## MBF
module MBF(CLK, RESET, IN_VALID, IN_DATA, X_DATA, Y_DATA, OUT_VALID);
For scale: about 3300 cells after synthesis, about 38000 um^2 of cells after synthesis.
clock: 3.71 ns
lec_check: 0
cap_margin: 35
core_margin: 2
core_utilization: 21
cts_cluster_diameter: 41
gpl_routability_driven: 0
gpl_timing_driven: 0
hold_slack_margin: 0.22
max_routing_layer: met5
min_routing_layer: met2
setup_slack_margin: -0.08
slew_margin: 20
tns_end_percent: 25
run.sh (not shown) runs the stock make flow with config.mk's settings and CLKGATE_MAP_FILE=.
The baseline reached the layout checks and failed them: setup timing.
Next try:
- CAP_MARGIN: 35 -> 20
- CORE_UTILIZATION: 21 -> 72
- CTS_CLUSTER_DIAMETER: 41 -> default
- GPL_ROUTABILITY_DRIVEN: 0 -> default
- GPL_TIMING_DRIVEN: 0 -> default
- HOLD_SLACK_MARGIN: 0.22 -> default
- MAX_ROUTING_LAYER: met5 -> default
- MIN_ROUTING_LAYER: met2 -> default
- SETUP_SLACK_MARGIN: -0.08 -> default
- TNS_END_PERCENT: 25 -> default
- clock period: 3.71 -> 5.74 ns (I/O delays scaled with it)
After rerunning:
- The changed run finished but failed the layout checks on setup timing
- worst setup slack gets better by 2.2 ns
- non-clock buffer count increases by 50
- cell area went down by 7.0%

* * *

MBF again, from the RTL that the note above started with.
make LEC_CHECK=0 CAP_MARGIN=30 CORE_MARGIN=2 CORE_UTILIZATION=53 CTS_CLUSTER_SIZE=82 GPL_TIMING_DRIVEN=1 MIN_ROUTING_LAYER=met2 SETUP_SLACK_MARGIN=1.04 SLEW_MARGIN=35 TNS_END_PERCENT=60 finish   # period 5.85 ns
The baseline finished but fails on design-rule violations, negative setup slack.
Change:
- ABC_AREA: unset -> 1
- CAP_MARGIN: 30 -> 20
- CORE_UTILIZATION: 53 -> 72
- CTS_CLUSTER_DIAMETER: unset -> 400
- CTS_CLUSTER_SIZE: 82 -> unset
- GPL_TIMING_DRIVEN: 1 -> unset
- MIN_ROUTING_LAYER: met2 -> unset
- PLACE_DENSITY: unset -> 0.36
- SETUP_SLACK_MARGIN: 1.04 -> unset
- SLEW_MARGIN: 35 -> 20
- TNS_END_PERCENT: 60 -> 10
- clock period: 5.85 -> 3.91 ns (I/O delays scaled with it)
This time the run completed, yet does not pass: negative setup slack.
Worst setup slack got worse by 0.88 ns.
Synthesized cell count goes up by 14%.
Change:
- ABC_AREA: 1 -> unset
- CORE_UTILIZATION: 72 -> 58
- CTS_CLUSTER_DIAMETER: 400 -> unset
- PLACE_DENSITY: 0.36 -> unset
- TNS_END_PERCENT: 10 -> 35
- clock period: 3.91 -> 5.86 ns (I/O delays scaled with it)
The changed run finished but fails on negative setup slack.
Sequential share of layout area came out higher by 1.4 points.
Routed wire length came out lower by about 18%.
Global-route usage came out lower by 12 points.
Worst hold slack degrades by 0.0071 ns.
Change:
- CORE_UTILIZATION: 58 -> 40
- TNS_END_PERCENT: 35 -> unset
- clock period: 5.86 -> 6.72 ns (I/O delays scaled with it)
Effect: With this change the flow completed with no timing, DRC or antenna violations. Global-route usage goes down by 10 points. Design area goes down by 2.1%. Fmax goes down by 4.3%. Via count goes down by 4.4%. Hold slack stays flat. Die area goes up by 44%. Synthesized cell count is unchanged. Wire length goes down by 5.9%.

* * *

## build 90
The RTL this note starts from:
==> flow/design.v <==
`timescale 1ns/10ps
module MBF(CLK, RESET, IN_VALID, IN_DATA, X_DATA, Y_DATA, OUT_VALID);
input   CLK;
input   RESET;
input   IN_VALID;
input       [12:0]  IN_DATA;
output  reg [12:0]  X_DATA;
output  reg [12:0]  Y_DATA;
output  reg         OUT_VALID;
reg [5:0] data_cnt;
reg [12:0] s[0:10];
reg [12:0] in_data;
reg [33:0] y_h[0:11];
reg [33:0] y_l[0:11];
wire [17:0] H0, H1, H2, H3, H4, H5, H6, H7, H8, H9, H10, H11;
wire [17:0] L0, L1, L2, L3, L4, L5, L6, L7, L8, L9, L10, L11;
assign H0 = 18'd110592;
assign H1 = 18'd77824;
assign H2 = 18'd20480;
assign H3 = 18'd36864;
assign H4 = 18'd86016;
assign H5 = 18'd69632;
assign H6 = 18'd65536;
assign H7 = 18'd77824;
assign H8 = 18'd45056;
assign H9 = 18'd49152;
assign H10 = 18'd65536;
assign H11 = 18'd126976;
assign L0 = 18'd57344;
assign L1 = 18'd16384;
assign L2 = 18'd12288;
assign L3 = 18'd4096;
assign L4 = 18'd65536;
assign L5 = 18'd57344;
assign L6 = 18'd114688;
assign L7 = 18'd65536;
assign L8 = 18'd126976;
assign L9 = 18'd114688;
assign L10 = 18'd126976;
assign L11 = 18'd69632;
always@(posedge RESET or posedge CLK)
begin
    if (RESET) begin
        in_data <= 13'b0;
        s[0] <= 13'b0;
		s[1] <= 13'b0;
		s[2] <= 13'b0;
		s[3] <= 13'b0;
		s[4] <= 13'b0;
		s[5] <= 13'b0;	
		s[6] <= 13'b0;
		s[7] <= 13'b0;
		s[8] <= 13'b0;
		s[9] <= 13'b0;
		s[10] <= 13'b0;
 		y_h[0] <= 34'b0;
		y_h[1] <= 34'b0;
		y_h[2] <= 34'b0;
		y_h[3] <= 34'b0;
		y_h[4] <= 34'b0;
		y_h[5] <= 34'b0;	
		y_h[6] <= 34'b0;
		y_h[7] <= 34'b0;
		y_h[8] <= 34'b0;
		y_h[9] <= 34'b0;
		y_h[10] <= 34'b0;
		y_h[11] <= 34'b0;
		y_l[0] <= 34'b0;
		y_l[1] <= 34'b0;
		y_l[2] <= 34'b0;
		y_l[3] <= 34'b0;
		y_l[4] <= 34'b0;
		y_l[5] <= 34'b0;	
		y_l[6] <= 34'b0;
		y_l[7] <= 34'b0;
		y_l[8] <= 34'b0;
		y_l[9] <= 34'b0;
		y_l[10] <= 34'b0;
		y_l[11] <= 34'b0;
    end else begin
        in_data <= (IN_VALID) ? IN_DATA : 13'b0;
		s[0] <= in_data;
		s[1] <= s[0];
		s[2] <= s[1];
		s[3] <= s[2];
		s[4] <= s[3];
		s[5] <= s[4];
		s[6] <= s[5];
		s[7] <= s[6];
		s[8] <= s[7];
		s[9] <= s[8];
		s[10] <= s[9];
		y_h[0] <= H0 * in_data;
		y_h[1] <= H1 * s[0];
        y_h[2] <= H2 * s[1];
        y_h[3] <= H3 * s[2];
        y_h[4] <= H4 * s[3];
        y_h[5] <= H5 * s[4];
        y_h[6] <= H6 * s[5];
        y_h[7] <= H7 * s[6];
        y_h[8] <= H8 * s[7];
        y_h[9] <= H9 * s[8];
        y_h[10] <= H10 * s[9];
        y_h[11] <= H11 * s[10];
		y_l[0] <= L0 * in_data;
		y_l[1] <= L1 * s[0];
        y_l[2] <= L2 * s[1];
        y_l[3] <= L3 * s[2];
        y_l[4] <= L4 * s[3];
        y_l[5] <= L5 * s[4];
        y_l[6] <= L6 * s[5];
        y_l[7] <= L7 * s[6];
        y_l[8] <= L8 * s[7];
        y_l[9] <= L9 * s[8];
        y_l[10] <= L10 * s[9];
        y_l[11] <= L11 * s[10];
    end
end
reg [12:0] fk_x;
reg [12:0] fk_y;
always @ (posedge RESET or posedge CLK)
begin
	if (RESET) begin
		X_DATA <= 13'b0;
		Y_DATA <= 13'b0;
		fk_x <= 13'b0;
		fk_y <= 13'b0;
		OUT_VALID <= 1'b0;
	end else begin
		fk_y <= (((y_h[0] + y_h[1] + y_h[2] + y_h[3] + y_h[4] + y_h[5] + y_h[6] + y_h[7] + y_h[8] + y_h[9] + y_h[10] + y_h[11]) >> 20) & 14'd1) ? 
				(((y_h[0] + y_h[1] + y_h[2] + y_h[3] + y_h[4] + y_h[5] + y_h[6] + y_h[7] + y_h[8] + y_h[9] + y_h[10] + y_h[11]) >> 20) + 1'b1) >> 1 :
				((y_h[0] + y_h[1] + y_h[2] + y_h[3] + y_h[4] + y_h[5] + y_h[6] + y_h[7] + y_h[8] + y_h[9] + y_h[10] + y_h[11]) >> 21);
		fk_x <= (((y_l[0] + y_l[1] + y_l[2] + y_l[3] + y_l[4] + y_l[5] + y_l[6] + y_l[7] + y_l[8] + y_l[9] + y_l[10] + y_l[11]) >> 20) & 14'd1) ? 
				(((y_l[0] + y_l[1] + y_l[2] + y_l[3] + y_l[4] + y_l[5] + y_l[6] + y_l[7] + y_l[8] + y_l[9] + y_l[10] + y_l[11]) >> 20) + 1'b1) >> 1 :
				((y_l[0] + y_l[1] + y_l[2] + y_l[3] + y_l[4] + y_l[5] + y_l[6] + y_l[7] + y_l[8] + y_l[9] + y_l[10] + y_l[11]) >> 21);
		X_DATA <= fk_x;
		Y_DATA <= fk_y;
		OUT_VALID <= (fk_x) ? 1'b1 : 1'b0;
	end
end
endmodule
export LEC_CHECK = 0
export CAP_MARGIN = 20
export CORE_MARGIN = 2
export CORE_UTILIZATION = 21
export CTS_CLUSTER_DIAMETER = 41
export GPL_ROUTABILITY_DRIVEN = 0
export HOLD_SLACK_MARGIN = 0.15
export MAX_ROUTING_LAYER = met4
export SETUP_SLACK_MARGIN = 1.63
export SLEW_MARGIN = 20
export TNS_END_PERCENT = 45
create_clock -name core_clock -period 11.1 [get_ports {CLK}]
Build 90 completed every stage of the flow, and the final layout passed the timing, design-rule and antenna checks.
[inputs] build 22 vs build 90
==> flow/config.mk <==
export PLATFORM = sky130hd
export DESIGN_NAME = MBF
export DESIGN_NICKNAME = MBF
export VERILOG_FILES = /design/flow/design.v
export SDC_FILE = /design/flow/constraint.sdc
export NUM_CORES = 4
export LEC_CHECK = 0
export CAP_MARGIN = 20
export CORE_MARGIN = 2
export CORE_UTILIZATION = 68
export SLEW_MARGIN = 20
==> flow/constraint.sdc <==
create_clock -name core_clock -period 5.68 [get_ports {CLK}]
set_input_delay 1.1360 -clock core_clock [delete_from_list [all_inputs] [get_ports {CLK}]]
set_output_delay 1.1360 -clock core_clock [all_outputs]
set_load 0.01 [all_outputs]
==> comparison <==
- Relative to build 90, height of the chip has gone down in build 22.
- Build 22 vs. build 90: routed wire length per instance shows an increase of 5.4 um, global-route usage shows an increase of 23 points, first-pass GRT wire length shows an increase of 1.3%, worst setup slack shows a reduction of 4650 ps.
- Build 90 finished all stages; the layout is clean.
- Build 22 finished every stage; the final checks, however, were not passed, the failures being setup timing.
Inputs modified between build 22 and build 87:
--- a/flow/config.mk
+++ b/flow/config.mk
@@ -6,6 +6,8 @@
 export NUM_CORES = 4
 export LEC_CHECK = 0
+export ABC_AREA = 1
 export CAP_MARGIN = 20
 export CORE_MARGIN = 2
-export CORE_UTILIZATION = 68
+export CORE_UTILIZATION = 70
+export CTS_CLUSTER_SIZE = 71
 export SLEW_MARGIN = 20
==> flow/constraint.sdc <==
create_clock -name core_clock -period 3.89 [get_ports {CLK}]
set_input_delay 0.7780 -clock core_clock [delete_from_list [all_inputs] [get_ports {CLK}]]
set_output_delay 0.7780 -clock core_clock [all_outputs]
set_load 0.01 [all_outputs]
### Flow results
Build 87 ran in full, but the layout does not pass; the checks complain about setup timing.
Vias: build 87 above build 22
Buffer count excluding the clock tree in the final layout | build 87 above build 22
Build 87 ends up with higher maximum frequency from static timing analysis than build 22 does.
Build 87 vs. build 22: wire length of the first global-routing pass saw an increase; number of logic inverters in the finished layout saw an increase; global-route met2 utilization saw an increase.
Input-level comparison between build 76 and build 87:
--- a/flow/config.mk
+++ b/flow/config.mk
@@ -9,5 +9,7 @@
 export CAP_MARGIN = 20
 export CORE_MARGIN = 2
-export CORE_UTILIZATION = 70
-export CTS_CLUSTER_SIZE = 71
+export CORE_UTILIZATION = 72
+export CTS_CLUSTER_SIZE = 77
+export PLACE_DENSITY_LB_ADDON = 0.04
+export SETUP_SLACK_MARGIN = -0.21
 export SLEW_MARGIN = 20
==> flow/constraint.sdc <==
create_clock -name core_clock -period 3.77 [get_ports {CLK}]
set_input_delay 0.7540 -clock core_clock [delete_from_list [all_inputs] [get_ports {CLK}]]
set_output_delay 0.7540 -clock core_clock [all_outputs]
set_load 0.01 [all_outputs]
### Flow results
FAIL for each of build 76 and build 87. Although it ran to completion, build 76 produced a layout that fails the final checks because of setup timing. Going from build 87 to build 76, die area shrinks by about 2.7%. Build 76 against build 87: final period demand of the worst path rose 18 ps; number of inserted filler cells in the final layout now smaller; count of buffers not belonging to the clock network in the layout up 4.0%.
#### Input delta (build 69 over build 76)
==> flow/config.mk <==
export PLATFORM = sky130hd
export DESIGN_NAME = MBF
export DESIGN_NICKNAME = MBF
export VERILOG_FILES = /design/flow/design.v
export SDC_FILE = /design/flow/constraint.sdc
export NUM_CORES = 4
export LEC_CHECK = 0
export CAP_MARGIN = 20
export CORE_MARGIN = 2
export CORE_UTILIZATION = 67
export SLEW_MARGIN = 20
==> flow/constraint.sdc <==
create_clock -name core_clock -period 6.72 [get_ports {CLK}]
set_input_delay 1.3440 -clock core_clock [delete_from_list [all_inputs] [get_ports {CLK}]]
set_output_delay 1.3440 -clock core_clock [all_outputs]
set_load 0.01 [all_outputs]
==> comparison <==
- Build 69 finished every stage and its layout cleared the timing, design-rule and antenna checks.
- Relative to build 76, final cell count decreased by about 13% in build 69.
- Of build 76 and build 69, the higher final critical path time including I/O delays and setup belongs to build 69.
- On global-route wire length before repair, the higher figure sits with build 76, not build 69.
- Via count shrinks by more than 10% when moving from build 76 to build 69.
- The sequential share of layout area number comes out lower for build 76 vs build 69.
- The synthesized cell count number comes out higher for build 76 vs build 69.
- Critical path depth up 3 in build 69 wrt build 76
- Build 69 vs build 76: average wire per standard cell down in build 69
- Build 76 ended up with met5 as its uppermost layer routed; build 69 ended up with met4.
Inputs modified between build 69 and build 28:
--- a/flow/config.mk
+++ b/flow/config.mk
@@ -6,6 +6,9 @@
 export NUM_CORES = 4
 export LEC_CHECK = 0
+export ABC_AREA = 1
 export CAP_MARGIN = 20
 export CORE_MARGIN = 2
-export CORE_UTILIZATION = 67
+export CORE_UTILIZATION = 72
+export CTS_CLUSTER_DIAMETER = 400
 export SLEW_MARGIN = 20
+export TNS_END_PERCENT = 10
==> flow/constraint.sdc <==
create_clock -name core_clock -period 3.91 [get_ports {CLK}]
set_input_delay 0.7820 -clock core_clock [delete_from_list [all_inputs] [get_ports {CLK}]]
set_output_delay 0.7820 -clock core_clock [all_outputs]
set_load 0.01 [all_outputs]
[summary]
Completing all stages was not enough for build 28: its layout failed the final checks because of setup timing. Diff build 69 -> build 28 | clock buffer count in the final layout | down by a few percent. The wire length number comes out lower for build 69 vs build 28. Of the two values seen for launch point of the critical path, s[3][7]$_DFF_PP0_ was produced by build 69 and y_h[5][17]$_DFF_PP0_ by build 28. Build 28 vs build 69, final critical-path share of the clock period went up by 34 points. Die area: build 28 vs build 69 down 3.9%.
